==> design/flow/design.v <==
module ffD(clk, rst, Din, Dout);
input clk, rst;
input [31:0]Din;
output [31:0]Dout;
reg [31:0]Dout;
always@(posedge clk) 
begin
	if(rst==1)
	Dout <= 0;
	else
	Dout <= Din;
end
endmodule 
module mux1 (
		input [31:0] A, B,
		input Sel,
		output reg [31:0] Out
	);
	always @(Sel, A, B) begin
		case (Sel)
			0: Out = A;
			1:	Out = B;
		endcase
	end
endmodule
module extend (
	input [15:0]offset,
	output reg [31:0]offset32
);
always @(offset)
begin
 offset32[31:0] = {16'b0000000000000000,offset[15:0]};
end
endmodule
module alu(ctl, a, b, resultado);
  input [1:0] ctl;
  input [31:0] a, b;
  output reg [31:0] resultado;
  always @(*)
  begin
    case (ctl)
      2'b00 : resultado = a & b;  
      2'b01 : resultado = a | b;  
      2'b10 : resultado = a + b;  
      2'b11 : resultado = a - b;  
      default : resultado = 32'hxxxxxxxx;
   endcase
 end
endmodule
module control(instruction, ctrl);
    input [31:0] instruction;
	 output [20:0] ctrl;
    reg    [20:0] ctrl;
	 wire [11:0] opcode;
	 wire [4:0] rs, rt, rd;
    parameter LW = 12'b000111_xxxxxx;
    parameter SW = 12'b001000_xxxxxx;
    parameter ADD = 12'b000110_100000;
	 parameter SUB = 12'b000110_100010;
	 parameter AND = 12'b000110_100100;
	 parameter OR = 12'b000110_100101;
	 assign opcode[11:0] = {instruction[31:26], instruction[5:0]};
	 assign rs[4:0] = {instruction[25:21]};
	 assign rt[4:0] = {instruction[20:16]};
	 assign rd[4:0] = {instruction[15:11]};
    always @(instruction)
    begin
        casex (opcode)
          LW :
          begin
              ctrl[20:0]={6'b10_1_1_0_1,rs[4:0],5'b00000,rt[4:0]};
          end
          SW :
          begin
              ctrl[20:0]={6'b10_1_1_1_1,rs[4:0],5'b00000,rt[4:0]};
          end
          ADD :
          begin
              ctrl[20:0]={6'b10_0_0_0_1,rs[4:0],rt[4:0],rd[4:0]};
          end
          SUB :
          begin
              ctrl[20:0]={6'b11_0_0_0_1,rs[4:0],rt[4:0],rd[4:0]};
          end
          AND :
          begin
              ctrl[20:0]={6'b00_0_0_0_1,rs[4:0],rt[4:0],rd[4:0]};
          end
			 OR :
          begin
              ctrl[20:0]={6'b01_0_0_0_1,rs[4:0],rt[4:0],rd[4:0]};
          end
          default
          begin
              ctrl[20:0]={21'b0}; 
          end
        endcase
    end
endmodule
module PC(
  input rst,
  input clk,
  output reg [31:0]pc
  );
	always @(posedge clk or posedge rst)
		if (rst == 1)
		pc <= 0;
		else
		pc <= pc + 1;
  endmodule
module registerFile(addr1,addr2,out1,out2,addr_in,in,clk,rst);
input [4:0] addr1;	
input [4:0] addr2;	
output [31:0] out1;	
output [31:0] out2;	
input [4:0] addr_in;	
input [31:0] in;	
reg [31:0] out1;
reg [31:0] out2;
input clk, rst;
wire [511:0] regmem;
always @(posedge clk)
begin
		out1 <= addr1[4] ? 32'b0 : regmem[addr1[3:0]*32 +: 32];
		out2 <= addr2[4] ? 32'b0 : regmem[addr2[3:0]*32 +: 32];
end
genvar i;
generate
	for (i = 0; i < 16; i = i + 1) begin : REG
		reg [31:0] q;
		always @(negedge clk or posedge rst)
			if (rst)
				q <= 32'b0;
			else if (addr_in == i)
				q <= in;
		assign regmem[32*i +: 32] = q;
	end
endgenerate
endmodule
module data_memory(
clk , 
rst ,
address_0 , 
data_in , 
data_out,
cs_0 , 
we_0 
);
parameter data_0_WIDTH = 32 ;
parameter ADDR_WIDTH = 13 ;
input [ADDR_WIDTH-1:0] address_0 ;
input cs_0 ;
input we_0 ;
input clk;
input rst;
input [data_0_WIDTH-1:0] data_in ;
output reg [data_0_WIDTH-1:0] data_out;
wire [ADDR_WIDTH*data_0_WIDTH-1:0] mem;
genvar i;
generate
	for (i = 0; i < ADDR_WIDTH; i = i + 1) begin : WORD
		reg [data_0_WIDTH-1:0] q;
		always @ (posedge clk)
			if (rst)
				q <= (i == 0) ? 32'd1000 :
				     (i == 1) ? 32'd5000 :
				     (i == 2) ? 32'd2000 :
				     (i == 3) ? 32'd3000 : 32'd0;
			else if ( cs_0 && we_0 && address_0 == i )
				q <= data_in;
		assign mem[data_0_WIDTH*i +: data_0_WIDTH] = q;
	end
endgenerate
	always @ (posedge clk)
		begin : MEM_READ_0
			if (cs_0 && !we_0 && address_0 < ADDR_WIDTH) begin
				data_out <= mem[address_0*data_0_WIDTH +: data_0_WIDTH];
			end else begin
				data_out <= 0;
		end
	end
endmodule
module cpu (clk, rst, imem_addr, imem_data, test, test1);
	input clk, rst;
	output [6:0]imem_addr;
	input  [31:0]imem_data;
	output  [31:0]test;
	output [31:0]test1;
wire	 [31:0] inst;
wire   [31:0]ctrl, ctrl0, ctrl1, ctrl2;
wire   [20:0]controle;
wire	 [31:0]resultado;
wire   [31:0]data_out2;
wire   [31:0]pc;
wire	 [4:0]addr1, addr2, addr_in;
wire	 [31:0]out1, out2, out3;
wire	 [31:0]in;
wire	 rw;
wire	 [15:0]offset;
wire	 [31:0]offset32;
wire   sel1;
wire	 [31:0] imm;
wire   [31:0] data_out1;
wire	 [31:0]address_0;
wire	 [31:0] data_in;
wire	 [31:0]outrg1, outrg2;
wire	 [31:0] M, B, D, D1;
	assign imem_addr = pc[6:0];
	assign data_out2 = imem_data;
	PC PC(
		.rst(rst),
		.clk(clk),
		.pc(pc)
	);
ffD FF1(
		.rst(rst),
		.clk(clk),
		.Din(data_out2),
		.Dout(inst)
);
	registerFile RegisterFile(
		.addr1(inst[25:21]),
		.addr2(inst[20:16]),
		.out1(outrg1),
		.out2(outrg2),
		.addr_in(ctrl2[4:0]), 
		.in(out2),
		.rst(rst),
		.clk(clk)
	);
	control Controlador(
		.instruction(inst),
		.ctrl(controle)
	);
	extend Extend(
		.offset(inst[15:0]),
		.offset32(offset32)
	);
	ffD FF2(
		.rst(rst),
		.clk(clk),
		.Din(offset32),
		.Dout(imm)
		);
	ffD CONTROLE_0(
		.rst(rst),
		.clk(clk),
		.Din({11'b00000000000, controle[20:0]}),
		.Dout(ctrl0)
		);
	mux1 Mux1(
		.Sel(ctrl0[18]),
		.A(outrg2),
		.B(imm),
		.Out(out1)
	);
	alu Unidade_logica(
		.ctl(ctrl0[20:19]),
		.a(outrg1),
		.b(out1), 
		.resultado(resultado)
	);
	mux1 Mux3(
		.Sel(ctrl0[16]),
		.A(D),
		.B(resultado),
		.Out(out3)
	);
	ffD FF3(
		.rst(rst),
		.clk(clk),
		.Din(resultado),
		.Dout(D)
		);
	ffD CONTROLE_1(
		.rst(rst),
		.clk(clk),
		.Din(ctrl0),
		.Dout(ctrl1)
		);
	data_memory DataMemory(
		.address_0(out3[12:0]),
		.cs_0(ctrl1[15]),
		.we_0(ctrl0[16]),
		.data_in(outrg2),
		.data_out(M),
		.clk(clk),
		.rst(rst)
	);
	ffD FF5(
		.rst(rst),
		.clk(clk),
		.Din(D),
		.Dout(D1)
		);
	ffD CONTROLE_2(
		.rst(rst),
		.clk(clk),
		.Din(ctrl1),
		.Dout(ctrl2)
		);
	mux1 Mux2(
		.Sel(ctrl2[17]),
		.A(D1),
		.B(M),
		.Out(out2)
	);
	assign test[31:0] = inst[31:0];     
	assign test1[31:0] = out2[31:0];    
endmodule
==> design/flow/run.sh <==
#!/bin/bash
# the make line also repeats each setting of config.mk as NAME=value (left out here)
make -C /OpenROAD-flow-scripts/flow DESIGN_CONFIG=/design/flow/config.mk WORK_HOME=/design/flow/orfs CLKGATE_MAP_FILE= finish
==> design/flow/config.mk <==
export PLATFORM = sky130hd
export DESIGN_NAME = cpu
export DESIGN_NICKNAME = cpu
export VERILOG_FILES = /design/flow/design.v
export SDC_FILE = /design/flow/constraint.sdc
export NUM_CORES = 4
export LEC_CHECK = 0
export CAP_MARGIN = 20
export CORE_MARGIN = 2
export CORE_UTILIZATION = 72
export CTS_CLUSTER_DIAMETER = 28
export CTS_CLUSTER_SIZE = 44
export PLACE_DENSITY = 0.35
export SETUP_SLACK_MARGIN = 0.95
export SLEW_MARGIN = 20
==> design/flow/constraint.sdc <==
create_clock -name core_clock -period 3.77 [get_ports {clk}]
set_input_delay 0.7540 -clock core_clock [delete_from_list [all_inputs] [get_ports {clk}]]
set_output_delay 0.7540 -clock core_clock [all_outputs]
set_load 0.01 [all_outputs]
==> results of run 1 <==
-- per-stage QoR --
stage / utilization [%] / power (mW) / hold WS (ns)
after floorplan: - / 13.8 / 0.414
after global placement: 79.8 / 14.4 / 0.415
after detailed placement: 79.8 / 14.4 / 0.425
after CTS: 91.2 / 34.1 / 0.416
after global routing: 91.5 / 35.0 / 0.413
final: 91.5 / 34.3 / 0.407
-- per-layer routing --
layer / routed length [um] / part of all wire (%)
met5: 77 / 0.041
met4: 14800 / 7.9
met3: 23700 / 13
met2: 86800 / 46
met1: 62700 / 33
-- timing repair --
action,CTS,global route
endpoints found under the hold margin,0,0
gates resized,102,33
gates cloned,13,2
endpoints found under the setup margin,1091,1095
buffers inserted,28,6
pin swaps,40,14
-- area by class of cell --
type | count | area share, %
Clock buffer | 258 | 8.49
Antenna cell | 6 | 0.0219
Multi-Input combinational cell | 3596 | 40.6
Clock inverter | 141 | 2.48
Inverter | 53 | 0.314
Timing Repair Buffer | 527 | 8.37
Tap cell | 969 | 1.77
Sequential cell | 1166 | 37.9
==> qor.tcl, run 1 <==
set qor(placedInstanceArea_sq_um) 59700
set qor(clk_root_buffer_cell) {sky130_fd_sc_hd__clkbuf_16}
set qor(synth.avg_cell_area_sq_um) 10.4
set qor(pg_clk_mw) 20.0
set qor(clk_pin_slew_worst_paths_ns) 0.06
set qor(critical_path_stages) 18
set qor(holdPathEnd) {CONTROLE_0.Dout[18]}
set qor(period_used_pct) 121
set qor(setup-violations-final) 686
set qor(ys_sh_mux_pct) 25.4
set qor(grt-ovfl-total) 0
set qor(syn-cell-area_sq_um) 54600
set qor(critical_hold_path_startpoint) {rst}
set qor(routed_via_density) 7.00
set qor(dominantRegCellSynth) {sky130_fd_sc_hd__dfxtp_1}
set qor(gp_congestion) 0.948
set qor(critical_path.max_stage_delay_ns) 0.58
set qor(flow.area_growth_from_synthesis_pct) 25.4
set qor(power_density_nw_per_um2) 501
set qor(global_route.usage.total_pct) 48.2
set qor(logic_area_sq_um) 27800
set qor(synth_top_cell_by_area) {sky130_fd_sc_hd__dfxtp_1}
set qor(gate_count_after_technology_mapping) 5260
set qor(fp.dieW_um) 279
set qor(reg2reg_from) {CONTROLE_0.Dout[18]}
set qor(final.setup.tns_ns) -331.90
set qor(syn_nets) 5330
set qor(power.net_switching_mw) 8.24
set qor(cts_tree) {built}
set qor(grt.met3_usage_pct) 14.7
set qor(cts-buffers-inserted) 214
set qor(yosys_warnings) 8
set qor(route.detailed.drc) 0
set qor(critical_path_class) {flop to flop}
set qor(met2_usage_pct) 75.8
set qor(insertion_delay_ns) 0.81
set qor(check-failures) {antenna violations, negative setup slack}
set qor(slowest_stage) {sky130_fd_sc_hd__or4_4}
set qor(synth.cells.most_frequent) {1,044 x sky130_fd_sc_hd__nand2_1, 653 x sky130_fd_sc_hd__mux2i_1, 647 x sky130_fd_sc_hd__dfxtp_1, 512 x sky130_fd_sc_hd__dfrtn_1, 360 x sky130_fd_sc_hd__o21ai_0}
set qor(fin_cells) 6716
set qor(grt_pass1_vias) 50100
set qor(power.largest_group) {clock}
set qor(logic_family) {multiplexers}
set qor(synth_seq_share_pct) 47.5
set qor(vdd_drop_max_mv) 0.511
set qor(port-buffer-count) 104
set qor(path_cells) {buf_6 -> mux2i_4 -> ha_2 -> o211ai_1 -> buf_4 -> or4_4 -> nand2_1 -> xnor2_1 -> ha_1 -> o21a_1 -> o31ai_4 -> nor4b_4 -> a22oi_2 -> buf_6 -> buf_6 -> or4_4 -> buf_12 -> mux2i_4}
set qor(timing.critical_path.required_ns) 4.45
set qor(timing.max_slew.rel_slack_pct) 26.8
set qor(ant_nets) 1
set qor(setup_ws_ns) -0.791
set qor(timing.reg2reg.worst_path_depth) 18
set qor(setup.worst_path.end_class) {flop}
set qor(fp_util_pct) 73.0
set qor(detailedRoute.firstIterationViolations) 6290
set qor(rsz0062_at_grt) {yes}
set qor(die_area_sq_um) 78100
set qor(dpl_worst_slack_ns) -0.831
set qor(p_comb_mw) 1.75
set qor(synth.cellmix.xorXnorShare_pct) 0.722
set qor(clock_tree.htree_level_count) 4
set qor(fp-row-count) 100
set qor(worstSetupEndpoint) {DataMemory.WORD[3].q[19]}
set qor(max_slew.worst_pin.slew_ns) 1.10
set qor(reg2reg_to) {DataMemory.WORD[3].q[19]}
set qor(comb_power_share_pct) 5.1
set qor(clkSinkCount) 1166
set qor(first_pass_grt_wire_length_um) 288000
set qor(status) {failed layout checks}
set qor(max_cap_viols) 0
set qor(detailed_router_iteration_count_before_antenna_repair) 8
set qor(numSynthFlops) 1166
set qor(min_period_ns) 4.56
set qor(register_area_sq_um) 26000
set qor(worstPathBufferInverterCount) 5
set qor(yosys-stat-cells) 5260
set qor(wl_per_cell_um) 28.0
set qor(simple_gate_share_pct) 13.8
set qor(hold-path-cell-count) 3
set qor(cts.hold.buffers_added) 0
set qor(netSwitchingFraction_pct) 24.0
set qor(synth_chip_area_sq_um) 54600
set qor(wirelength_um) 188000
set qor(hold_viol) 0
set qor(cp_top_family) {simple AND/OR/NAND/NOR gates}
set qor(share_seq_of_total_power_pct) 36.7
set qor(fin_nets) 5628
set qor(reg2reg_slack_ns) -0.79
set qor(grt_start_max_net_pins) 195
set qor(placed_cells) 6262
set qor(timing.final.max_slew_violations) 0
set qor(hold_path.class) {input port to flop}
set qor(busiest_layer) {met2}
set qor(seq-power_mw) 12.6
set qor(cellInternalPower_mw) 26.1
set qor(worst_setup_path_start_kind) {flop}
set qor(post_synthesis_async_set_or_reset_flop_share_pct) 44.5
set qor(grt_util_met1_pct) 56.8
set qor(power_frac_clock_pct) 58.2
set qor(achievable-frequency_mhz) 219
set qor(yosys.area_share.adder_pct) 1.02
set qor(place_hpwl_um) 94800
set qor(yosysMostFrequentCell) {sky130_fd_sc_hd__nand2_1}
set qor(power_leakage_nw) 31.3
set qor(worst_setup_path_startpoint) {CONTROLE_0.Dout[18]}
set qor(cp_common_cell) {sky130_fd_sc_hd__buf_6}
set qor(coreArea_sq_um) 74800
set qor(yosys.area_share.aoi_pct) 7.77
set qor(synth-edff-count) 0
set qor(synthDominantCellAreaShare_pct) 23.7
set qor(finClkSkew_ns) 0.107
set qor(warning_count) 48
set qor(grt_antenna_before_repair) 9
set qor(critPathArrivalTime_ns) 5.24
set qor(synthDistinctLibCells) 77
set qor(num-fill-cells) 2743
set qor(top_level_ports) 105
set qor(synth.top_cells.by_area) {sky130_fd_sc_hd__dfxtp_1 24%, sky130_fd_sc_hd__dfrtn_1 23%, sky130_fd_sc_hd__mux4_2 13%, sky130_fd_sc_hd__mux2i_1 12%, sky130_fd_sc_hd__nand2_1 7.2%}
set qor(chip_height_um) 279
set qor(largest_fanout_on_the_critical_path) 18
set qor(vias) 47000
set qor(stdcell_area_sq_um) 68500
set qor(ctsLongestPathBuffers) 3
==> run 2: changes to the inputs <==
Settings changed: CORE_UTILIZATION 72 to 58, CTS_CLUSTER_DIAMETER 28 to default, CTS_CLUSTER_SIZE 44 to default, PLACE_DENSITY 0.35 to default, SETUP_SLACK_MARGIN 0.95 to default.
Clock period 3.77 ns to 2.78 ns, I/O delays scaled along.
==> run 2 against run 1 <==
Net effect: the layout fails its checks (negative setup slack); power grew 4.6%; area after synthesis is the same; non-clock buffer count grew 138; fmax shrank 0.19%; critical path type unchanged; clock skew shrank 0.034 ns; first-iteration DRC count shrank 50%; combinational power grew 36%; largest power group is now sequential cells.
==> qor.tcl, run 2 <==
set qor(status) {failed layout checks}
set qor(check-failures) {negative setup slack}
set qor(worst_setup_path_start_kind) {flop}
set qor(detailedRoute.firstIterationViolations) 3133 ;# -50%
set qor(reg2reg_slack_ns) -1.79 ;# -1.00 ns
set qor(place_hpwl_um) 101000 ;# +6.0%
set qor(fp-row-count) 112 ;# +12%
set qor(synth_chip_area_sq_um) 54600 ;# unchanged
set qor(dominantRegCellSynth) {sky130_fd_sc_hd__dfxtp_1}
set qor(placedInstanceArea_sq_um) 61000 ;# +2.1%
set qor(synth.cells.most_frequent) {1,044 x sky130_fd_sc_hd__nand2_1, 653 x sky130_fd_sc_hd__mux2i_1, 647 x sky130_fd_sc_hd__dfxtp_1, 512 x sky130_fd_sc_hd__dfrtn_1, 360 x sky130_fd_sc_hd__o21ai_0}
set qor(reg2reg_to) {DataMemory.WORD[8].q[30]}
set qor(ctsLongestPathBuffers) 3 ;# unchanged
set qor(wirelength_um) 156000 ;# -17%
set qor(simple_gate_share_pct) 13.8 ;# unchanged
set qor(post_synthesis_async_set_or_reset_flop_share_pct) 44.5 ;# unchanged
set qor(yosysMostFrequentCell) {sky130_fd_sc_hd__nand2_1}
set qor(vdd_drop_max_mv) 0.569 ;# +11%
set qor(period_used_pct) 164 ;# +43 points
set qor(synth_top_cell_by_area) {sky130_fd_sc_hd__dfxtp_1}
set qor(reg2reg_from) {CONTROLE_0.Dout[18]}
set qor(pg_clk_mw) 16.5 ;# -18%
set qor(setup_ws_ns) -1.79 ;# -0.999 ns
set qor(detailed_router_iteration_count_before_antenna_repair) 6 ;# -2
set qor(cp_common_cell) {sky130_fd_sc_hd__buf_6}
set qor(critical_path.max_stage_delay_ns) 0.57 ;# about the same
set qor(num-fill-cells) 7009 ;# +160%
set qor(ant_nets) 0 ;# -1
set qor(synthDistinctLibCells) 77 ;# unchanged
set qor(grt_pass1_vias) 40800 ;# -18%
set qor(clk_pin_slew_worst_paths_ns) 0.07 ;# about the same
set qor(p_comb_mw) 2.38 ;# +36%
set qor(cts.hold.buffers_added) 0 ;# unchanged
set qor(syn_nets) 5330 ;# unchanged
set qor(worstSetupEndpoint) {DataMemory.WORD[8].q[30]}
set qor(yosys.area_share.adder_pct) 1.02 ;# unchanged
set qor(netSwitchingFraction_pct) 23.2 ;# -0.81 points
set qor(synth_seq_share_pct) 47.5 ;# unchanged
set qor(seq-power_mw) 17.0 ;# +35%
set qor(clkSinkCount) 1166 ;# unchanged
set qor(rsz0062_at_grt) {yes}
set qor(max_cap_viols) 0 ;# unchanged
set qor(wl_per_cell_um) 22.4 ;# -20%
set qor(worst_setup_path_startpoint) {CONTROLE_0.Dout[18]}
set qor(top_level_ports) 105 ;# unchanged
set qor(final.setup.tns_ns) -862.31 ;# -530.41 ns
set qor(critPathArrivalTime_ns) 5.14 ;# -0.10 ns
set qor(power_density_nw_per_um2) 543 ;# +8.4%
set qor(yosys.area_share.aoi_pct) 7.77 ;# unchanged
set qor(cts-buffers-inserted) 120 ;# -44%
set qor(flow.area_growth_from_synthesis_pct) 20.9
set qor(logic_family) {multiplexers}
set qor(yosys-stat-cells) 5260 ;# unchanged
set qor(fin_worst_hold_slack_ns) 0.368 ;# -0.0390 ns
set qor(grt_start_max_net_pins) 168 ;# -14%
set qor(synth-edff-count) 0 ;# unchanged
set qor(path_cells) {buf_6 -> buf_6 -> mux2i_1 -> o211ai_1 -> or2_4 -> o21ai_2 -> xnor2_1 -> ha_1 -> and3_4 -> a31oi_4 -> o21ai_2 -> buf_4 -> o21a_4 -> o31ai_4 -> nor4b_2 -> a22oi_1 -> buf_4 -> buf_6 -> or4_4 -> clkbuf_16 -> mux2i_1}
set qor(power.largest_group) {sequential cells}
set qor(synth.avg_cell_area_sq_um) 10.4 ;# unchanged
set qor(grt-ovfl-total) 0 ;# unchanged
set qor(cellInternalPower_mw) 27.6 ;# +5.7%
set qor(clock_tree.htree_level_count) 3 ;# -1
set qor(timing.final.max_slew_violations) 0 ;# unchanged
set qor(power.net_switching_mw) 8.32 ;# +1.0%
set qor(comb_power_share_pct) 6.6 ;# +1.5 points
set qor(clk_root_buffer_cell) {sky130_fd_sc_hd__clkbuf_16}
set qor(hold_path.class) {input port to flop}
set qor(route.detailed.drc) 0 ;# unchanged
set qor(hold_viol) 0 ;# unchanged
set qor(max_slew.worst_pin.slew_ns) 0.802 ;# -0.297 ns
set qor(syn-cell-area_sq_um) 54600 ;# unchanged
set qor(fp_util_pct) 58.5 ;# -14 points
set qor(largest_fanout_on_the_critical_path) 6 ;# -12
set qor(fp.dieW_um) 311 ;# +11%
set qor(setup.worst_path.end_class) {flop}
set qor(critical_hold_path_startpoint) {imem_data[23]}
set qor(worstPathBufferInverterCount) 6 ;# +1
set qor(gp_congestion) 0.920 ;# -2.9%
set qor(critical_path_stages) 21 ;# +3
set qor(warning_count) 40 ;# -17%
set qor(power_leakage_nw) 30.4 ;# -2.9%
set qor(critical_path_class) {flop to flop}
set qor(synth.cellmix.xorXnorShare_pct) 0.722 ;# unchanged
set qor(fin_nets) 5672 ;# +0.78%
set qor(die_area_sq_um) 96600 ;# +24%
set qor(port-buffer-count) 104 ;# unchanged
set qor(holdPathEnd) {FF1.Dout[23]}
set qor(power_frac_clock_pct) 45.9 ;# -12 points
set qor(vias) 40600 ;# -14%
set qor(cp_top_family) {simple AND/OR/NAND/NOR gates}
set qor(setup-violations-final) 1069 ;# +56%
set qor(cts_tree) {built}
set qor(chip_height_um) 311 ;# +11%
set qor(slowest_stage) {sky130_fd_sc_hd__or4_4}
set qor(achievable-frequency_mhz) 219 ;# -0.19%
set qor(grt_antenna_before_repair) 6 ;# -3
set qor(stdcell_area_sq_um) 66000 ;# -3.6%
set qor(finClkSkew_ns) 0.0727 ;# -0.0340 ns
set qor(coreArea_sq_um) 93300 ;# +25%
set qor(yosys_warnings) 8 ;# unchanged
set qor(insertion_delay_ns) 0.72 ;# -0.09 ns
set qor(global_route.usage.total_pct) 32.2 ;# -16 points
set qor(timing.reg2reg.worst_path_depth) 21 ;# +3
set qor(numSynthFlops) 1166 ;# unchanged
set qor(timing.critical_path.required_ns) 3.35 ;# -1.10 ns
set qor(share_seq_of_total_power_pct) 47.5 ;# +11 points
set qor(routed_via_density) 5.84 ;# -17%
set qor(timing.max_slew.rel_slack_pct) 46.5 ;# +20 points
set qor(synth.top_cells.by_area) {sky130_fd_sc_hd__dfxtp_1 24%, sky130_fd_sc_hd__dfrtn_1 23%, sky130_fd_sc_hd__mux4_2 13%, sky130_fd_sc_hd__mux2i_1 12%, sky130_fd_sc_hd__nand2_1 7.2%}
set qor(first_pass_grt_wire_length_um) 242000 ;# -16%
set qor(ys_sh_mux_pct) 25.4 ;# unchanged
set qor(min_period_ns) 4.57 ;# +0.00885 ns
set qor(hold-path-cell-count) 2 ;# -1
set qor(gate_count_after_technology_mapping) 5260 ;# unchanged
set qor(synthDominantCellAreaShare_pct) 23.7 ;# unchanged
run 2: cell type report:
class                   count  area [sq um]  share of cell area (%)
multi-input cells        3596         27300                    41.4
clock inverters            40           417                   0.631
repair buffers            665          6870                    10.4
inverters                  53           215                   0.326
flip-flops and latches   1166         26000                    39.3
diodes                      2          5.00                 0.00758
clock buffers             183          3660                    5.55
well taps                1254          1570                    2.38
run 2: routing by layer:
layer	up-vias	global-route usage, %	part of all wire (%)
met5	-	0	0.0077
met1	20100	45.2	44
met4	2	8.47	2.6
met2	1149	52.5	48
li1	19100	-	-
met3	283	5.31	5.9
run 2: metrics by stage:
step           power (mW)  setup WS, ns  utilization (%)  cells
4_1_cts              36.0         -1.61             70.3   6946
5_1_grt              37.0         -2.03             70.8   6958
6_report             35.9         -1.79             70.8   6959
3_3_place_gp         19.6         -1.83             65.4   6703
3_5_place_dp         19.6         -1.85             65.4   6703
2_1_floorplan        18.7         -2.01                -   5260
run 2: what timing repair did:
item / CTS / global route
pin swaps: 15 / 42
cloned: 10 / 3
setup buffers: 10 / 8
resized: 62 / 60
setup endpoints to repair: 1070 / 1084
==> run 3: changes to the inputs <==
Settings changed: CELL_PAD_IN_SITES_GLOBAL_PLACEMENT from default to 0, CORE_UTILIZATION 58 to 72, CTS_CLUSTER_DIAMETER from default to 332, CTS_CLUSTER_SIZE from default to 15, GPL_TIMING_DRIVEN from default to 1, PLACE_DENSITY from default to 0.37, SETUP_SLACK_MARGIN from default to 1.16.
Clock period 2.78 ns to 4.45 ns, I/O delays scaled along.
==> run 3 against run 2 <==
Net effect: still fails the layout checks on negative setup slack; synthesized cell count did not move; final area shrank 5.9%; fmax increased by 0.36%; critical endpoint is now DataMemory.WORD[7].q[25]; largest cell class unchanged.
==> qor.tcl, run 3 <==
set qor(share_seq_of_total_power_pct) 54.5 ;# +7.0 points
set qor(fp-row-count) 100 ;# -11%
set qor(cp_top_family) {simple AND/OR/NAND/NOR gates}
set qor(hold-path-cell-count) 2 ;# unchanged
set qor(synth_seq_share_pct) 47.5 ;# unchanged
set qor(yosysMostFrequentCell) {sky130_fd_sc_hd__nand2_1}
set qor(holdPathEnd) {RegisterFile.REG[2].q[26]}
set qor(p_comb_mw) 1.38 ;# -42%
set qor(fin_worst_hold_slack_ns) 0.440 ;# +0.0717 ns
set qor(cellInternalPower_mw) 15.0 ;# -46%
set qor(hold_viol) 0 ;# unchanged
set qor(synth_top_cell_by_area) {sky130_fd_sc_hd__dfxtp_1}
set qor(timing.final.max_slew_violations) 0 ;# unchanged
set qor(flow.area_growth_from_synthesis_pct) 13.7
set qor(coreArea_sq_um) 74800 ;# -20%
set qor(grt_start_max_net_pins) 175 ;# +4.2%
set qor(ctsLongestPathBuffers) 3 ;# unchanged
set qor(grt_util_met1_pct) 51.4 ;# +6.2 points
set qor(worst_setup_path_start_kind) {flop}
set qor(synth_chip_area_sq_um) 54600 ;# unchanged
set qor(register_area_sq_um) 26000 ;# about the same
set qor(logic_family) {multiplexers}
set qor(syn-cell-area_sq_um) 54600 ;# unchanged
set qor(pg_clk_mw) 7.53 ;# -54%
set qor(synth.cellmix.xorXnorShare_pct) 0.722 ;# unchanged
set qor(power.largest_group) {sequential cells}
set qor(clock_tree.htree_level_count) 3 ;# unchanged
set qor(worst_setup_path_startpoint) {CONTROLE_0.Dout[18]}
set qor(met2_usage_pct) 62.8 ;# +10 points
set qor(critical_hold_path_startpoint) {RegisterFile.REG[2].q[26]}
set qor(wirelength_um) 154000 ;# -1.2%
set qor(synth.top_cells.by_area) {sky130_fd_sc_hd__dfxtp_1 24%, sky130_fd_sc_hd__dfrtn_1 23%, sky130_fd_sc_hd__mux4_2 13%, sky130_fd_sc_hd__mux2i_1 12%, sky130_fd_sc_hd__nand2_1 7.2%}
set qor(wl_per_cell_um) 24.4 ;# +8.8%
set qor(power_density_nw_per_um2) 315 ;# -42%
set qor(reg2reg_from) {CONTROLE_0.Dout[18]}
set qor(routed_via_density) 6.57 ;# +13%
set qor(period_used_pct) 102 ;# -62 points
set qor(numSynthFlops) 1166 ;# unchanged
set qor(yosys.area_share.aoi_pct) 7.77 ;# unchanged
set qor(port-buffer-count) 104 ;# unchanged
set qor(num-fill-cells) 4247 ;# -39%
set qor(synth.avg_cell_area_sq_um) 10.4 ;# unchanged
set qor(simple_gate_share_pct) 13.8 ;# unchanged
set qor(fin_nets) 5373 ;# -5.3%
set qor(grt.met3_usage_pct) 6.76 ;# +1.5 points
set qor(post_synthesis_async_set_or_reset_flop_share_pct) 44.5 ;# unchanged
set qor(setup-violations-final) 200 ;# -81%
set qor(grt-ovfl-total) 0 ;# unchanged
set qor(route.detailed.drc) 0 ;# unchanged
set qor(place_hpwl_um) 90500 ;# -10%
set qor(insertion_delay_ns) 0.67 ;# -0.05 ns
set qor(timing.max_slew.rel_slack_pct) 33.1 ;# -13 points
set qor(global_route.usage.total_pct) 38.6 ;# +6.4 points
set qor(comb_power_share_pct) 7.0 ;# +0.4 points
set qor(yosys_warnings) 8 ;# unchanged
set qor(largest_fanout_on_the_critical_path) 7 ;# +1
set qor(rsz0062_at_grt) {yes}
set qor(finClkSkew_ns) 0.0579 ;# -0.0148 ns
set qor(detailed_router_iteration_count_before_antenna_repair) 6 ;# unchanged
set qor(setup.worst_path.end_class) {flop}
set qor(hold_path.class) {flop to flop}
set qor(warning_count) 37 ;# -7.5%
set qor(synthDistinctLibCells) 77 ;# unchanged
set qor(synth-edff-count) 0 ;# unchanged
set qor(yosys.area_share.adder_pct) 1.02 ;# unchanged
set qor(ant_nets) 0 ;# unchanged
set qor(yosys-stat-cells) 5260 ;# unchanged
set qor(achievable-frequency_mhz) 220 ;# +0.36%
set qor(grt_pass1_vias) 41600 ;# +1.9%
set qor(synthDominantCellAreaShare_pct) 23.7 ;# unchanged
set qor(first_pass_grt_wire_length_um) 234000 ;# -3.6%
set qor(cts_tree) {built}
set qor(cts.hold.buffers_added) 0 ;# unchanged
set qor(logic_area_sq_um) 27500 ;# +0.66%
set qor(max_slew.worst_pin.slew_ns) 1.00 ;# +0.202 ns
set qor(critPathArrivalTime_ns) 5.07 ;# -0.07 ns
set qor(power_frac_clock_pct) 38.5 ;# -7.4 points
set qor(syn_nets) 5330 ;# unchanged
set qor(busiest_layer) {met2}
set qor(clk_root_buffer_cell) {sky130_fd_sc_hd__clkbuf_16}
set qor(detailedRoute.firstIterationViolations) 4110 ;# +31%
set qor(vias) 41500 ;# +2.3%
set qor(worstSetupEndpoint) {DataMemory.WORD[7].q[25]}
set qor(path_cells) {buf_8 -> mux2i_4 -> buf_4 -> buf_4 -> inv_1 -> ha_1 -> fa_1 -> nor2b_1 -> o2111a_1 -> o211a_4 -> o21a_1 -> o31ai_4 -> nor4b_4 -> a22oi_2 -> buf_6 -> buf_6 -> or4_4 -> clkbuf_16 -> mux2i_1}
set qor(ys_sh_mux_pct) 25.4 ;# unchanged
set qor(reg2reg_slack_ns) -0.10 ;# +1.69 ns
set qor(max_cap_viols) 0 ;# unchanged
set qor(netSwitchingFraction_pct) 23.4 ;# +0.23 points
set qor(clkSinkCount) 1166 ;# unchanged
set qor(slowest_stage) {sky130_fd_sc_hd__or4_4}
set qor(timing.critical_path.required_ns) 4.96 ;# +1.61 ns
set qor(power.net_switching_mw) 4.58 ;# -45%
set qor(fp_util_pct) 73.0 ;# +14 points
set qor(fp.dieW_um) 279 ;# -10%
set qor(gp_congestion) 0.954 ;# +3.7%
set qor(reg2reg_to) {DataMemory.WORD[7].q[25]}
set qor(worstPathBufferInverterCount) 7 ;# +1
set qor(setup_ws_ns) -0.103 ;# +1.69 ns
set qor(seq-power_mw) 10.7 ;# -37%
set qor(placedInstanceArea_sq_um) 57800 ;# -5.2%
set qor(grt_antenna_before_repair) 10 ;# +4
set qor(critical_path_stages) 19 ;# -9.5%
set qor(stdcell_area_sq_um) 62100 ;# -5.9%
set qor(min_period_ns) 4.55 ;# -0.0166 ns
set qor(clk_pin_slew_worst_paths_ns) 0.07 ;# about the same
set qor(synth.cells.most_frequent) {1,044 x sky130_fd_sc_hd__nand2_1, 653 x sky130_fd_sc_hd__mux2i_1, 647 x sky130_fd_sc_hd__dfxtp_1, 512 x sky130_fd_sc_hd__dfrtn_1, 360 x sky130_fd_sc_hd__o21ai_0}
set qor(chip_height_um) 279 ;# -10%
set qor(vdd_drop_max_mv) 0.322 ;# -43%
set qor(check-failures) {negative setup slack}
set qor(dominantRegCellSynth) {sky130_fd_sc_hd__dfxtp_1}
set qor(status) {failed layout checks}
set qor(critical_path.max_stage_delay_ns) 0.65 ;# +0.08 ns
set qor(die_area_sq_um) 78100 ;# -19%
set qor(power_leakage_nw) 28.2 ;# -7.0%
set qor(cts-buffers-inserted) 87 ;# -28%
set qor(gate_count_after_technology_mapping) 5260 ;# unchanged
set qor(timing.reg2reg.worst_path_depth) 19 ;# -9.5%
set qor(top_level_ports) 105 ;# unchanged
set qor(critical_path_class) {flop to flop}
==> run 3: cell type report <==
cell class                 instances  share of cell area [%]
tap                              969                    1.95
timing repair buffer             399                    7.58
sequential                      1166                    41.8
inverter                          53                   0.346
clock inverter                     3                  0.0947
antenna                            3                  0.0121
clock buffer                     134                    3.93
multi-input combinational       3596                    44.3
==> run 3: timing repair <==
action | 4_1_cts | 5_1_grt
cloned | 12 | 16
gates resized | 89 | 78
endpoints found under the setup margin | 1072 | 1077
pin swaps | 23 | 44
buffers inserted | 19 | 20
==> run 3: stage by stage <==
step	TNS, ns	worst slack [ns]	utilization, %	power, mW	std cells
final	-6.98	-0.103	83.0	19.6	6323
after global routing	-54.73	-0.223	83.0	20.1	6320
after CTS	0	0.0894	81.8	19.5	6284
after detailed placement	-16.95	-0.142	77.3	12.1	6116
after global placement	-0.625	-0.0271	77.3	12.1	6116
after floorplan	-449.48	-0.698	-	11.7	5260
==> run 3: per-layer routing <==
layer  wire [um]  vias to the layer above  part of all wire (%)
met2       73500                     2169                    48
met3       14700                      508                   9.5
li1            -                    18400                     -
met5          55                        -                 0.036
met1       58400                    20400                    38
met4        7500                        8                   4.9
==> run 4: changes to the inputs <==
Settings changed: CELL_PAD_IN_SITES_GLOBAL_PLACEMENT 0 to default, CORE_UTILIZATION 72 to 40, CTS_CLUSTER_DIAMETER 332 to default, CTS_CLUSTER_SIZE 15 to default, GPL_TIMING_DRIVEN 1 to default, PLACE_DENSITY 0.37 to default, SETUP_SLACK_MARGIN 1.16 to default.
Clock period 4.45 ns to 3.48 ns, I/O delays scaled along.
==> run 4 against run 3 <==
Net effect: the layout still fails its checks (negative setup slack); core utilization fell by 34 points; final area rose by 7.0%; critical path depth rose by 1; final cell count grew 17%; flip-flop count unchanged; first-iteration DRC count fell by 20%; global-route usage is 16 points lower.
==> qor.tcl, run 4 <==
set qor(status) {failed layout checks}
set qor(check-failures) {negative setup slack}
set qor(grt_pass1_vias) 40800 ;# -1.8%
set qor(syn_nets) 5330 ;# unchanged
set qor(cp_top_family) {simple AND/OR/NAND/NOR gates}
set qor(cts_tree) {built}
set qor(reg2reg_slack_ns) -1.0 ;# -0.90 ns
set qor(detailed_router_iteration_count_before_antenna_repair) 5 ;# -1
set qor(global_route.usage.total_pct) 23.0 ;# -16 points
set qor(ant_nets) 0 ;# unchanged
set qor(critical_path.max_stage_delay_ns) 0.58 ;# -0.07 ns
set qor(setup.worst_path.end_class) {flop}
set qor(critical_path_stages) 20 ;# +1
set qor(clkSinkCount) 1166 ;# unchanged
set qor(simple_gate_share_pct) 13.8 ;# unchanged
set qor(gate_count_after_technology_mapping) 5260 ;# unchanged
set qor(fp_util_pct) 40.3 ;# -33 points
set qor(timing.final.max_slew_violations) 0 ;# unchanged
set qor(slowest_stage) {sky130_fd_sc_hd__or4_4}
set qor(place_hpwl_um) 102000 ;# +13%
set qor(hold_path.class) {input port to flop}
set qor(ctsLongestPathBuffers) 3 ;# unchanged
set qor(synth.top_cells.by_area) {sky130_fd_sc_hd__dfxtp_1 24%, sky130_fd_sc_hd__dfrtn_1 23%, sky130_fd_sc_hd__mux4_2 13%, sky130_fd_sc_hd__mux2i_1 12%, sky130_fd_sc_hd__nand2_1 7.2%}
set qor(cts.hold.buffers_added) 0 ;# unchanged
set qor(top_level_ports) 105 ;# unchanged
set qor(synth_seq_share_pct) 47.5 ;# unchanged
set qor(warning_count) 38 ;# +2.7%
set qor(yosysMostFrequentCell) {sky130_fd_sc_hd__nand2_1}
set qor(synth.avg_cell_area_sq_um) 10.4 ;# unchanged
set qor(power_density_nw_per_um2) 452 ;# +44%
set qor(chip_height_um) 374 ;# +34%
set qor(dominantRegCellSynth) {sky130_fd_sc_hd__dfxtp_1}
set qor(setup_ws_ns) -0.999 ;# -0.896 ns
set qor(yosys.area_share.aoi_pct) 7.77 ;# unchanged
set qor(finClkSkew_ns) 0.0860 ;# +0.0281 ns
set qor(power_leakage_nw) 30.1 ;# +6.5%
set qor(path_cells) {buf_6 -> mux2i_4 -> ha_2 -> o211ai_1 -> or2_4 -> o21ai_2 -> xnor2_1 -> ha_1 -> and3_4 -> a31oi_4 -> o21ai_2 -> nor3_2 -> o31ai_2 -> nor4b_2 -> a22oi_1 -> buf_4 -> or4_4 -> buf_12 -> buf_12 -> mux2i_2}
set qor(worst_setup_path_startpoint) {CONTROLE_0.Dout[18]}
set qor(period_used_pct) 129 ;# +26 points
set qor(hold_viol) 0 ;# unchanged
set qor(numSynthFlops) 1166 ;# unchanged
set qor(coreArea_sq_um) 135000 ;# +81%
set qor(share_seq_of_total_power_pct) 45.4 ;# -9.1 points
set qor(max_slew.worst_pin.slew_ns) 1.13 ;# +0.121 ns
set qor(power.net_switching_mw) 7.03 ;# +53%
set qor(vias) 40400 ;# -2.7%
set qor(detailedRoute.firstIterationViolations) 3281 ;# -20%
set qor(wl_per_cell_um) 21.8 ;# -11%
set qor(yosys-stat-cells) 5260 ;# unchanged
set qor(ys_sh_mux_pct) 25.4 ;# unchanged
set qor(worst_setup_path_start_kind) {flop}
set qor(p_comb_mw) 1.84 ;# +33%
set qor(synth.cellmix.xorXnorShare_pct) 0.722 ;# unchanged
set qor(clock_tree.htree_level_count) 4 ;# +1
set qor(synth_chip_area_sq_um) 54600 ;# unchanged
set qor(largest_fanout_on_the_critical_path) 6 ;# -1
set qor(setup-violations-final) 497 ;# +150%
set qor(timing.critical_path.required_ns) 4.13 ;# -0.83 ns
set qor(clk_pin_slew_worst_paths_ns) 0.06 ;# about the same
set qor(worstSetupEndpoint) {DataMemory.WORD[8].q[28]}
set qor(synth-edff-count) 0 ;# unchanged
set qor(grt_start_max_net_pins) 185 ;# +5.7%
set qor(min_period_ns) 4.48 ;# -0.0740 ns
set qor(flow.area_growth_from_synthesis_pct) 21.7
set qor(port-buffer-count) 104 ;# unchanged
set qor(yosys_warnings) 8 ;# unchanged
set qor(synthDistinctLibCells) 77 ;# unchanged
set qor(cts-buffers-inserted) 131 ;# +51%
set qor(power.largest_group) {clock}
set qor(comb_power_share_pct) 6.1 ;# -0.9 points
set qor(timing.max_slew.rel_slack_pct) 25.0 ;# -8.1 points
set qor(power_frac_clock_pct) 48.5 ;# +10 points
set qor(placedInstanceArea_sq_um) 60700 ;# +5.0%
set qor(reg2reg_to) {DataMemory.WORD[8].q[28]}
set qor(synth_top_cell_by_area) {sky130_fd_sc_hd__dfxtp_1}
set qor(die_area_sq_um) 140000 ;# +79%
set qor(first_pass_grt_wire_length_um) 249000 ;# +6.4%
set qor(pg_clk_mw) 14.6 ;# +94%
set qor(fp.dieW_um) 374 ;# +34%
set qor(max_cap_viols) 0 ;# unchanged
set qor(grt_antenna_before_repair) 8 ;# -2
set qor(fin_cells) 7405 ;# +17%
set qor(clk_root_buffer_cell) {sky130_fd_sc_hd__clkbuf_16}
set qor(achievable-frequency_mhz) 223 ;# +1.7%
set qor(route.detailed.drc) 0 ;# unchanged
set qor(synth.cells.most_frequent) {1,044 x sky130_fd_sc_hd__nand2_1, 653 x sky130_fd_sc_hd__mux2i_1, 647 x sky130_fd_sc_hd__dfxtp_1, 512 x sky130_fd_sc_hd__dfrtn_1, 360 x sky130_fd_sc_hd__o21ai_0}
set qor(yosys.area_share.adder_pct) 1.02 ;# unchanged
set qor(grt-ovfl-total) 0 ;# unchanged
set qor(worstPathBufferInverterCount) 4 ;# -3
set qor(routed_via_density) 5.46 ;# -17%
set qor(syn-cell-area_sq_um) 54600 ;# unchanged
set qor(seq-power_mw) 13.6 ;# +27%
set qor(synthDominantCellAreaShare_pct) 23.7 ;# unchanged
set qor(critical_hold_path_startpoint) {rst}
set qor(insertion_delay_ns) 0.78 ;# +0.11 ns
set qor(stdcell_area_sq_um) 66500 ;# +7.0%
set qor(wirelength_um) 162000 ;# +4.8%
set qor(logic_family) {multiplexers}
set qor(placed_cells) 7121 ;# +16%
set qor(cellInternalPower_mw) 23.0 ;# +54%
set qor(gp_congestion) 0.883 ;# -7.5%
set qor(fp-row-count) 135 ;# +35%
set qor(netSwitchingFraction_pct) 23.4 ;# -0.028 points
set qor(critical_path_class) {flop to flop}
set qor(reg2reg_from) {CONTROLE_0.Dout[18]}
set qor(critPathArrivalTime_ns) 5.13 ;# +0.06 ns
set qor(rsz0062_at_grt) {yes}
set qor(holdPathEnd) {DataMemory.WORD[0].q[7]}
set qor(timing.reg2reg.worst_path_depth) 20 ;# +1
set qor(hold-path-cell-count) 3 ;# +1
set qor(fin_nets) 5590 ;# +4.0%
set qor(post_synthesis_async_set_or_reset_flop_share_pct) 44.5 ;# unchanged
set qor(vdd_drop_max_mv) 0.475 ;# +47%
-- run 4: per-stage QoR --
step	TNS, ns	utilization (%)	hold slack, ns	total power [mW]	setup slack (ns)
after floorplan	-1070.43	-	0.414	14.9	-1.31
after global placement	-497.42	44.8	0.416	15.6	-1.19
after detailed placement	-471.60	44.8	0.420	15.6	-1.14
after CTS	-366.72	48.8	0.248	30.2	-0.895
after global routing	-497.21	49.1	0.281	31.0	-1.19
final	-396.40	49.1	0.297	30.0	-0.999
-- run 4: repair_timing --
item | CTS | global route
pin swaps | 23 | 45
setup endpoints to repair | 497 | 574
cloned | 10 | 5
gates resized | 88 | 83
hold endpoints to repair | 0 | 0
setup buffers | 30 | 14
-- run 4: cell type report --
cell class	instances	area (sq um)
inverter	53	215
tap	1781	2230
timing repair buffer	572	6070
fill	12200	69000
multi-input combinational	3596	27400
clock inverter	46	687
clock buffer	190	3890
antenna	1	2.50
sequential	1166	26000
-- run 4: per-layer routing --
layer  part of all wire, %  GRT usage [%]  vias up
li1                      -              -    18900
met1                    45           31.4    20100
met2                    47           37.5     1110
met3                   5.3           3.25      260
met4                   2.7           7.46        2
met5                0.0080              0        -
==> run 5: changes to the inputs <==
Settings changed: ABC_AREA from default to 1, MAX_ROUTING_LAYER from default to met4, SLEW_MARGIN 20 to 10.
Clock period 3.48 ns to 5.5 ns, I/O delays scaled along.
==> run 5 against run 4 <==
Net effect: now clean on timing, DRC and antenna; core utilization shrank 3.9 points; worst hold slack gained 0.092 ns; register-to-register slack gained 1.4 ns; die size grew 11%; sequential share of layout area shrank 0.79 points; critical endpoint is now DataMemory.WORD[5].q[6]; largest cell class unchanged.
==> qor.tcl, run 5 <==
set qor(status) {no timing/DRC/antenna violations}
set qor(detailedRoute.firstIterationViolations) 5828 ;# +78%
set qor(grt_start_max_net_pins) 242 ;# +31%
set qor(place_hpwl_um) 138000 ;# +35%
set qor(achievable-frequency_mhz) 197 ;# -12%
set qor(yosys.area_share.aoi_pct) 16.0 ;# +8.2 points
set qor(first_pass_grt_wire_length_um) 329000 ;# +33%
set qor(flow.area_growth_from_synthesis_pct) 12.0
set qor(insertion_delay_ns) 0.79 ;# about the same
set qor(power_frac_clock_pct) 44.5 ;# -4.0 points
set qor(cts_tree) {built}
set qor(vdd_drop_max_mv) 0.282 ;# -41%
set qor(largest_fanout_on_the_critical_path) 64 ;# +58
set qor(hold_viol) 0 ;# unchanged
set qor(synth_chip_area_sq_um) 60600 ;# +11%
set qor(global_route.usage.total_pct) 28.7 ;# +5.8 points
set qor(synthDominantCellAreaShare_pct) 21.4 ;# -2.3 points
set qor(cp_common_cell) {sky130_fd_sc_hd__nand2_1}
set qor(slowest_stage) {sky130_fd_sc_hd__buf_4}
set qor(timing.critical_path.required_ns) 6.17 ;# +2.04 ns
set qor(yosys-stat-cells) 8374 ;# +59%
set qor(syn-cell-area_sq_um) 60600 ;# +11%
set qor(grt-ovfl-total) 0 ;# unchanged
set qor(report.power.total_mw) 20.1 ;# -33%
set qor(die_area_sq_um) 155000 ;# +11%
set qor(routed_via_density) 5.50 ;# +0.76%
set qor(critical_path_stages) 26 ;# +30%
set qor(pg_clk_mw) 8.96 ;# -39%
set qor(synth_top_cell_by_area) {sky130_fd_sc_hd__dfxtp_1}
set qor(worstSetupEndpoint) {DataMemory.WORD[5].q[6]}
set qor(yosys.area_share.adder_pct) 0.789 ;# -0.23 points
set qor(hold_path.class) {flop to flop}
set qor(netSwitchingFraction_pct) 27.9 ;# +4.5 points
set qor(route.detailed.drc) 0 ;# unchanged
set qor(comb_power_share_pct) 11.6 ;# +5.5 points
set qor(finalCoreUtilization_pct) 45.2 ;# -3.9 points
set qor(clock_tree.htree_level_count) 4 ;# unchanged
set qor(gate_count_after_technology_mapping) 8374 ;# +59%
set qor(top_level_ports) 105 ;# unchanged
set qor(synth.cellmix.xorXnorShare_pct) 0.477 ;# -0.24 points
set qor(timing.final.max_slew_violations) 0 ;# unchanged
set qor(setup.worst_path.end_class) {flop}
set qor(reg2reg_slack_ns) 0.41 ;# +1.41 ns
set qor(final.setup.tns_ns) 0 ;# +396.40 ns
set qor(critical_hold_path_startpoint) {CONTROLE_0.Dout[4]}
set qor(rsz0062_at_grt) {no}
set qor(gp_congestion) 0.942 ;# +6.7%
set qor(placedInstanceArea_sq_um) 63500 ;# +4.5%
set qor(fin_worst_hold_slack_ns) 0.389 ;# +0.0918 ns
set qor(vias) 56500 ;# +40%
set qor(fp-row-count) 142 ;# +5.2%
set qor(power.largest_group) {clock}
set qor(setup-violations-final) 0 ;# -100%
set qor(power.net_switching_mw) 5.62 ;# -20%
set qor(worst_setup_path_start_kind) {flop}
set qor(ant_nets) 0 ;# unchanged
set qor(fp.dieW_um) 393 ;# +5.3%
set qor(wl_per_cell_um) 21.3 ;# -2.3%
set qor(critical_path.max_stage_delay_ns) 0.68 ;# +0.10 ns
set qor(yosys_warnings) 8 ;# unchanged
set qor(synth.avg_cell_area_sq_um) 7.23 ;# -30%
set qor(critical_path_class) {flop to flop}
set qor(numSynthFlops) 1166 ;# unchanged
set qor(synth.top_cells.by_area) {sky130_fd_sc_hd__dfxtp_1 21%, sky130_fd_sc_hd__dfrtn_1 21%, sky130_fd_sc_hd__nand2_1 9.7%, sky130_fd_sc_hd__o21ai_0 8.0%, sky130_fd_sc_hd__inv_1 7.5%}
set qor(setup_ws_ns) 0.413 ;# +1.41 ns
set qor(fin_nets) 8223 ;# +47%
set qor(worst_setup_path_startpoint) {CONTROLE_0.Dout[18]}
set qor(clk_pin_slew_worst_paths_ns) 0.06 ;# about the same
set qor(detailed_router_iteration_count_before_antenna_repair) 7 ;# +2
set qor(yosysMostFrequentCell) {sky130_fd_sc_hd__nand2_1}
set qor(timing.max_slew.rel_slack_pct) 22.2 ;# -2.8 points
set qor(seq-power_mw) 8.83 ;# -35%
set qor(hold-path-cell-count) 2 ;# -1
set qor(grt_pass1_vias) 52100 ;# +28%
set qor(cts.hold.buffers_added) 0 ;# unchanged
set qor(share_seq_of_total_power_pct) 43.9 ;# -1.5 points
set qor(reg2reg_from) {CONTROLE_0.Dout[18]}
set qor(placed_cells) 10000 ;# +41%
set qor(synth.cells.most_frequent) {1,564 x sky130_fd_sc_hd__nand2_1, 1,207 x sky130_fd_sc_hd__inv_1, 972 x sky130_fd_sc_hd__o21ai_0, 816 x sky130_fd_sc_hd__nor2_1, 647 x sky130_fd_sc_hd__dfxtp_1}
set qor(timing.reg2reg.worst_path_depth) 26 ;# +30%
set qor(cts-buffers-inserted) 135 ;# +3.1%
set qor(stdcell_area_sq_um) 67800 ;# +2.1%
set qor(ctsLongestPathBuffers) 3 ;# unchanged
set qor(post-cts-setup-buffer-count) 0 ;# -100%
set qor(num-fill-cells) 15000 ;# +23%
set qor(cp_top_family) {simple AND/OR/NAND/NOR gates}
set qor(dominantRegCellSynth) {sky130_fd_sc_hd__dfxtp_1}
set qor(synth_seq_share_pct) 42.8 ;# -4.7 points
set qor(warning_count) 54 ;# +42%
set qor(fp_util_pct) 40.4 ;# about the same
set qor(period_used_pct) 92.5 ;# -36 points
set qor(critPathArrivalTime_ns) 5.76 ;# +0.63 ns
set qor(min_period_ns) 5.09 ;# +0.609 ns
set qor(power_density_nw_per_um2) 297 ;# -34%
set qor(clk_root_buffer_cell) {sky130_fd_sc_hd__clkbuf_16}
set qor(ys_sh_mux_pct) 5.32 ;# -20 points
set qor(synth-edff-count) 0 ;# unchanged
set qor(simple_gate_share_pct) 22.5 ;# +8.7 points
set qor(chip_height_um) 393 ;# +5.3%
set qor(logic_family) {simple AND/OR/NAND/NOR gates}
set qor(holdPathEnd) {CONTROLE_1.Dout[4]}
set qor(fin_cells) 10300 ;# +39%
set qor(clkSinkCount) 1166 ;# unchanged
set qor(dpl_worst_slack_ns) 0.560 ;# +1.70 ns
set qor(max_cap_viols) 0 ;# unchanged
set qor(wirelength_um) 219000 ;# +36%
set qor(post_synthesis_async_set_or_reset_flop_share_pct) 44.5 ;# unchanged
set qor(reg2reg_to) {DataMemory.WORD[5].q[6]}
set qor(syn_nets) 8444 ;# +58%
set qor(p_comb_mw) 2.34 ;# +27%
set qor(coreArea_sq_um) 150000 ;# +11%
set qor(power_leakage_nw) 29.9 ;# -0.49%
set qor(worstPathBufferInverterCount) 5 ;# +1
set qor(finClkSkew_ns) 0.0957 ;# +0.00973 ns
set qor(cts_resized) 0 ;# -100%
set qor(max_slew.worst_pin.slew_ns) 1.16 ;# +0.0371 ns
set qor(synthDistinctLibCells) 47 ;# -39%
set qor(grt_antenna_before_repair) 4 ;# -4
set qor(port-buffer-count) 104 ;# unchanged
set qor(cellInternalPower_mw) 14.5 ;# -37%
[run 5: area by class of cell]
class	count	area (sq um)	share of cell area, %
clock buffer	216	4070	6.00
tap	2016	2520	3.72
multi-input combinational	5334	27500	40.5
inverter	1229	4640	6.84
antenna	2	5.00	0.00738
clock inverter	27	299	0.441
sequential	1166	26000	38.3
timing repair buffer	287	2860	4.21
[run 5: metal layers]
metal  wire length, um  vias up  track usage (%)
met1             94900    26800             38.6
li1                  -    26700                -
met2             96700     2515             42.8
met5                 0        -                -
met4              9760        0             12.4
met3             17800      489             4.58
==> run 6: changes to the inputs <==
Settings changed: ABC_AREA 1 to default, CORE_UTILIZATION 40 to 66, MAX_ROUTING_LAYER met4 to default, SETUP_SLACK_MARGIN from default to 0.95, SLEW_MARGIN 10 to 20.
Clock period 5.5 ns to 3.77 ns, I/O delays scaled along.
==> run 6 against run 5 <==
Net effect: the layout now fails its checks (negative setup slack); register-to-register slack got worse by 1.0 ns; global-route usage increased by 7.5 points; sequential share of layout area increased by 1.9 points; non-clock buffer count increased by 221; critical path depth decreased by 6.
==> qor.tcl, run 6 <==
set qor(ant_nets) 0 ;# unchanged
set qor(worst_setup_path_start_kind) {flop}
set qor(path_cells) {buf_12 -> mux2i_4 -> ha_2 -> o211ai_1 -> or2_4 -> nand2_2 -> xor2_1 -> ha_2 -> a21oi_4 -> buf_6 -> nand2_2 -> o31ai_2 -> nand2_1 -> xor2_1 -> mux2i_1 -> a22oi_2 -> buf_6 -> or4_4 -> clkbuf_16 -> mux2i_1}
set qor(reg2reg_to) {DataMemory.WORD[5].q[15]}
set qor(yosys-stat-cells) 5260 ;# -37%
set qor(worstPathBufferInverterCount) 4 ;# -1
set qor(synth.avg_cell_area_sq_um) 10.4 ;# +44%
set qor(flow.area_growth_from_synthesis_pct) 18.3
set qor(synth.cells.most_frequent) {1,044 x sky130_fd_sc_hd__nand2_1, 653 x sky130_fd_sc_hd__mux2i_1, 647 x sky130_fd_sc_hd__dfxtp_1, 512 x sky130_fd_sc_hd__dfrtn_1, 360 x sky130_fd_sc_hd__o21ai_0}
set qor(place_hpwl_um) 94200 ;# -32%
set qor(grt_start_max_net_pins) 164 ;# -32%
set qor(placed_cells) 6349 ;# -37%
set qor(fin_cells) 6606 ;# -36%
set qor(cp_top_family) {simple AND/OR/NAND/NOR gates}
set qor(yosys.area_share.adder_pct) 1.02 ;# +0.23 points
set qor(clkSinkCount) 1166 ;# unchanged
set qor(cts-buffers-inserted) 116 ;# -14%
set qor(synth.cellmix.xorXnorShare_pct) 0.722 ;# +0.24 points
set qor(power_density_nw_per_um2) 402 ;# +35%
set qor(finClkSkew_ns) 0.0641 ;# -0.0317 ns
set qor(check-failures) {negative setup slack}
set qor(power_leakage_nw) 29.5 ;# -1.5%
set qor(clock_tree.htree_level_count) 3 ;# -1
set qor(cts_tree) {built}
set qor(routed_via_density) 6.26 ;# +14%
set qor(stdcell_area_sq_um) 64600 ;# -4.7%
set qor(num-fill-cells) 5295 ;# -65%
set qor(fin_nets) 5511 ;# -33%
set qor(detailed_router_iteration_count_before_antenna_repair) 5 ;# -2
set qor(dpl_worst_slack_ns) -0.719 ;# -1.28 ns
set qor(pg_clk_mw) 11.7 ;# +31%
set qor(timing.reg2reg.worst_path_depth) 20 ;# -23%
set qor(share_seq_of_total_power_pct) 48.4 ;# +4.5 points
set qor(grt_antenna_before_repair) 3 ;# -1
set qor(synth-edff-count) 0 ;# unchanged
set qor(hold_viol) 0 ;# unchanged
set qor(gp_congestion) 0.907 ;# -3.7%
set qor(timing.critical_path.required_ns) 4.33 ;# -1.84 ns
set qor(placedInstanceArea_sq_um) 59600 ;# -6.1%
set qor(synth_top_cell_by_area) {sky130_fd_sc_hd__dfxtp_1}
set qor(cts.hold.buffers_added) 0 ;# unchanged
set qor(port-buffer-count) 104 ;# unchanged
set qor(simple_gate_share_pct) 13.8 ;# -8.7 points
set qor(achievable-frequency_mhz) 228 ;# +16%
set qor(setup_ws_ns) -0.614 ;# -1.03 ns
set qor(hold_path.class) {input port to async pin}
set qor(detailedRoute.firstIterationViolations) 3395 ;# -42%
set qor(synth_seq_share_pct) 47.5 ;# +4.7 points
set qor(netSwitchingFraction_pct) 23.1 ;# -4.9 points
set qor(register_area_sq_um) 26000 ;# about the same
set qor(p_comb_mw) 1.67 ;# -29%
set qor(final.setup.tns_ns) -245.16 ;# -245.16 ns
set qor(critical_path_stages) 20 ;# -23%
set qor(synth_chip_area_sq_um) 54600 ;# -9.8%
set qor(coreArea_sq_um) 82000 ;# -45%
set qor(cellInternalPower_mw) 20.0 ;# +38%
set qor(fp_util_pct) 66.6 ;# +26 points
set qor(setup-violations-final) 493 ;# +493
set qor(worst_setup_path_startpoint) {CONTROLE_0.Dout[18]}
set qor(status) {failed layout checks}
set qor(reg2reg_from) {CONTROLE_0.Dout[18]}
set qor(insertion_delay_ns) 0.70 ;# -0.09 ns
set qor(synth.top_cells.by_area) {sky130_fd_sc_hd__dfxtp_1 24%, sky130_fd_sc_hd__dfrtn_1 23%, sky130_fd_sc_hd__mux4_2 13%, sky130_fd_sc_hd__mux2i_1 12%, sky130_fd_sc_hd__nand2_1 7.2%}
set qor(critPathArrivalTime_ns) 4.95 ;# -0.81 ns
set qor(ys_sh_mux_pct) 25.4 ;# +20 points
set qor(clk_root_buffer_cell) {sky130_fd_sc_hd__clkbuf_16}
set qor(grt-ovfl-total) 0 ;# unchanged
set qor(die_area_sq_um) 85100 ;# -45%
set qor(syn-cell-area_sq_um) 54600 ;# -9.8%
set qor(period_used_pct) 116 ;# +24 points
set qor(logic_family) {multiplexers}
set qor(reg2reg_slack_ns) -0.61 ;# -1.03 ns
set qor(dominantRegCellSynth) {sky130_fd_sc_hd__dfxtp_1}
set qor(wl_per_cell_um) 23.6 ;# +10%
set qor(synthDominantCellAreaShare_pct) 23.7 ;# +2.3 points
set qor(fp-row-count) 105 ;# -26%
set qor(vias) 41300 ;# -27%
set qor(power.net_switching_mw) 5.99 ;# +6.6%
set qor(post_synthesis_async_set_or_reset_flop_share_pct) 44.5 ;# unchanged
set qor(global_route.usage.total_pct) 36.2 ;# +7.5 points
set qor(largest_fanout_on_the_critical_path) 11 ;# -83%
set qor(top_level_ports) 105 ;# unchanged
set qor(timing.final.max_slew_violations) 0 ;# unchanged
set qor(wirelength_um) 156000 ;# -29%
set qor(timing.max_slew.rel_slack_pct) 37.0 ;# +15 points
set qor(rsz0062_at_grt) {yes}
set qor(vdd_drop_max_mv) 0.398 ;# +41%
set qor(first_pass_grt_wire_length_um) 240000 ;# -27%
set qor(max_slew.worst_pin.slew_ns) 0.945 ;# -0.218 ns
set qor(power_frac_clock_pct) 45.1 ;# +0.6 points
set qor(seq-power_mw) 12.6 ;# +43%
set qor(comb_power_share_pct) 6.4 ;# -5.2 points
set qor(max_cap_viols) 0 ;# unchanged
set qor(power.largest_group) {sequential cells}
set qor(grt_pass1_vias) 42000 ;# -19%
set qor(fp.dieW_um) 292 ;# -26%
set qor(critical_path_class) {flop to flop}
set qor(yosys.area_share.aoi_pct) 7.77 ;# -8.2 points
set qor(gate_count_after_technology_mapping) 5260 ;# -37%
set qor(clk_pin_slew_worst_paths_ns) 0.06 ;# about the same
set qor(route.detailed.drc) 0 ;# unchanged
set qor(synthDistinctLibCells) 77 ;# +64%
set qor(warning_count) 40 ;# -26%
set qor(yosysMostFrequentCell) {sky130_fd_sc_hd__nand2_1}
set qor(numSynthFlops) 1166 ;# unchanged
set qor(slowest_stage) {sky130_fd_sc_hd__or4_4}
set qor(setup.worst_path.end_class) {flop}
set qor(min_period_ns) 4.38 ;# -0.704 ns
set qor(logic_area_sq_um) 27700 ;# +0.98%
set qor(yosys_warnings) 8 ;# unchanged
set qor(worstSetupEndpoint) {DataMemory.WORD[5].q[15]}
set qor(critical_path.max_stage_delay_ns) 0.51 ;# -0.17 ns
set qor(report.power.total_mw) 26.0 ;# +29%
set qor(ctsLongestPathBuffers) 3 ;# unchanged
set qor(syn_nets) 5330 ;# -37%
set qor(chip_height_um) 292 ;# -26%
-- run 6: stage by stage --
stage	hold WS [ns]	utilization [%]
after floorplan	0.414	-
after global placement	0.416	72.7
after detailed placement	0.424	72.7
after CTS	0.389	78.1
after global routing	0.430	78.8
final	0.384	78.8
-- run 6: what timing repair did --
item	in CTS	in global routing
endpoints found under the hold margin	0	0
setup buffers	16	8
cloned	6	14
pin swaps	19	43
resized	79	53
setup endpoints to repair	1090	1091
-- run 6: per-layer routing --
layer | global-route usage [%] | part of all wire (%) | up-vias
li1 | - | - | 18800
met1 | 48.5 | 40 | 20500
met2 | 59.5 | 48 | 1679
met3 | 6.95 | 7.9 | 411
met4 | 12.7 | 4.0 | 2
met5 | 0 | 0.0077 | -
-- run 6: cell type report --
type                            instances  share of cell area (%)
Multi-Input combinational cell       3596                    42.9
Timing Repair Buffer                  508                    8.51
Inverter                               53                   0.333
Tap cell                             1070                    2.07
Antenna cell                            2                 0.00774
Clock buffer                          167                    5.24
Clock inverter                         44                   0.736
Sequential cell                      1166                    40.2
==> run 7: changes to the inputs <==
Settings changed: CELL_PAD_IN_SITES_GLOBAL_PLACEMENT from default to 0, CORE_UTILIZATION 66 to 72, CTS_CLUSTER_DIAMETER from default to 332, GPL_TIMING_DRIVEN from default to 1, PLACE_DENSITY from default to 0.66, SETUP_SLACK_MARGIN 0.95 to -0.02.
Clock period 3.77 ns to 3.27 ns, I/O delays scaled along.
==> run 7 against run 6 <==
Net effect: still fails the layout checks on negative setup slack; combinational power rose by 26%; final area grew 1.2%; global-route usage grew 4.2 points; area after synthesis stayed put; register-to-register slack lost 0.61 ns; core utilization is 8.6 points higher; fmax fell by 2.6%; largest power group unchanged; highest routed layer is now met4.
==> qor.tcl, run 7 <==
set qor(status) {failed layout checks}
set qor(check-failures) {negative setup slack}
set qor(wirelength_um) 163000 ;# +5.0%
set qor(rsz0062_at_grt) {yes}
set qor(fin_nets) 5569 ;# +1.1%
set qor(power_density_nw_per_um2) 463 ;# +15%
set qor(flow.area_growth_from_synthesis_pct) 19.8
set qor(cp_top_family) {simple AND/OR/NAND/NOR gates}
set qor(power.largest_group) {sequential cells}
set qor(timing.critical_path.required_ns) 3.82 ;# -0.51 ns
set qor(routed_via_density) 6.62 ;# +5.8%
set qor(setup-violations-final) 539 ;# +9.3%
set qor(synthDominantCellAreaShare_pct) 23.7 ;# unchanged
set qor(warning_count) 46 ;# +15%
set qor(yosys-stat-cells) 5260 ;# unchanged
set qor(ant_nets) 0 ;# unchanged
set qor(critical_path_class) {flop to flop}
set qor(setup.worst_path.end_class) {flop}
set qor(reg2reg_from) {CONTROLE_0.Dout[18]}
set qor(power_leakage_nw) 30.0 ;# +1.7%
set qor(power_frac_clock_pct) 45.3 ;# +0.2 points
set qor(synth_top_cell_by_area) {sky130_fd_sc_hd__dfxtp_1}
set qor(critical_path_stages) 19 ;# -5.0%
set qor(finClkSkew_ns) 0.0717 ;# +0.00757 ns
set qor(grt_antenna_before_repair) 1 ;# -2
set qor(clk_root_buffer_cell) {sky130_fd_sc_hd__clkbuf_16}
set qor(reg2reg_slack_ns) -1.23 ;# -0.61 ns
set qor(final.setup.tns_ns) -517.32 ;# -272.17 ns
set qor(power.net_switching_mw) 7.08 ;# +18%
set qor(setup_ws_ns) -1.23 ;# -0.615 ns
set qor(detailed_router_iteration_count_before_antenna_repair) 8 ;# +3
set qor(yosys.area_share.adder_pct) 1.02 ;# unchanged
set qor(reg2reg_to) {DataMemory.WORD[5].q[6]}
set qor(timing.max_slew.rel_slack_pct) 38.1 ;# +1.1 points
set qor(worstSetupEndpoint) {DataMemory.WORD[5].q[6]}
set qor(route.detailed.drc) 0 ;# unchanged
set qor(synth_seq_share_pct) 47.5 ;# unchanged
set qor(post_synthesis_async_set_or_reset_flop_share_pct) 44.5 ;# unchanged
set qor(register_area_sq_um) 26000 ;# about the same
set qor(clkSinkCount) 1166 ;# unchanged
set qor(syn-cell-area_sq_um) 54600 ;# unchanged
set qor(top_level_ports) 105 ;# unchanged
set qor(comb_power_share_pct) 6.9 ;# +0.5 points
set qor(critical_path.max_stage_delay_ns) 0.51 ;# about the same
set qor(first_pass_grt_wire_length_um) 245000 ;# +2.4%
set qor(timing.reg2reg.worst_path_depth) 19 ;# -5.0%
set qor(simple_gate_share_pct) 13.8 ;# unchanged
set qor(timing.final.max_slew_violations) 0 ;# unchanged
set qor(min_period_ns) 4.50 ;# +0.115 ns
[run 7: repair_timing]
action / CTS / global route
endpoints found under the setup margin: 552 / 682
cloned: 4 / 14
hold endpoints to repair: 0 / 0
gates resized: 79 / 134
pin swaps: 18 / 55
setup buffers: 23 / 32
[run 7: layout make-up]
| cell class | instances | area share (%) |
|---|---|---|
| multi-input cells | 3596 | 42.4 |
| flip-flops and latches | 1166 | 39.7 |
| repair buffers | 568 | 9.71 |
| clock buffers | 166 | 5.19 |
| well taps | 969 | 1.85 |
| clock inverters | 42 | 0.778 |
| inverters | 53 | 0.329 |
| diodes | 2 | 0.00765 |
[run 7: stage by stage]
stage	instances	power, mW	worst slack, ns	instance area, sq um
2_1_floorplan	5260	15.9	-1.52	55600
4_1_cts	6523	30.1	-1.07	64500
3_3_place_gp	6288	16.6	-1.28	59900
6_report	6562	30.3	-1.23	65400
5_1_grt	6560	31.0	-1.30	65400
3_5_place_dp	6288	16.6	-1.41	59900
[run 7: metal layers]
| metal | up-vias | GRT usage [%] | wire length [um] |
|---|---|---|---|
| met5 | - | 0 | 0 |
| met4 | 0 | 17.6 | 8640 |
| met3 | 675 | 8.25 | 16200 |
| met1 | 21300 | 52.0 | 59700 |
| li1 | 18900 | - | - |
| met2 | 2576 | 67.0 | 78900 |
Power and IR drop assume default switching activity.
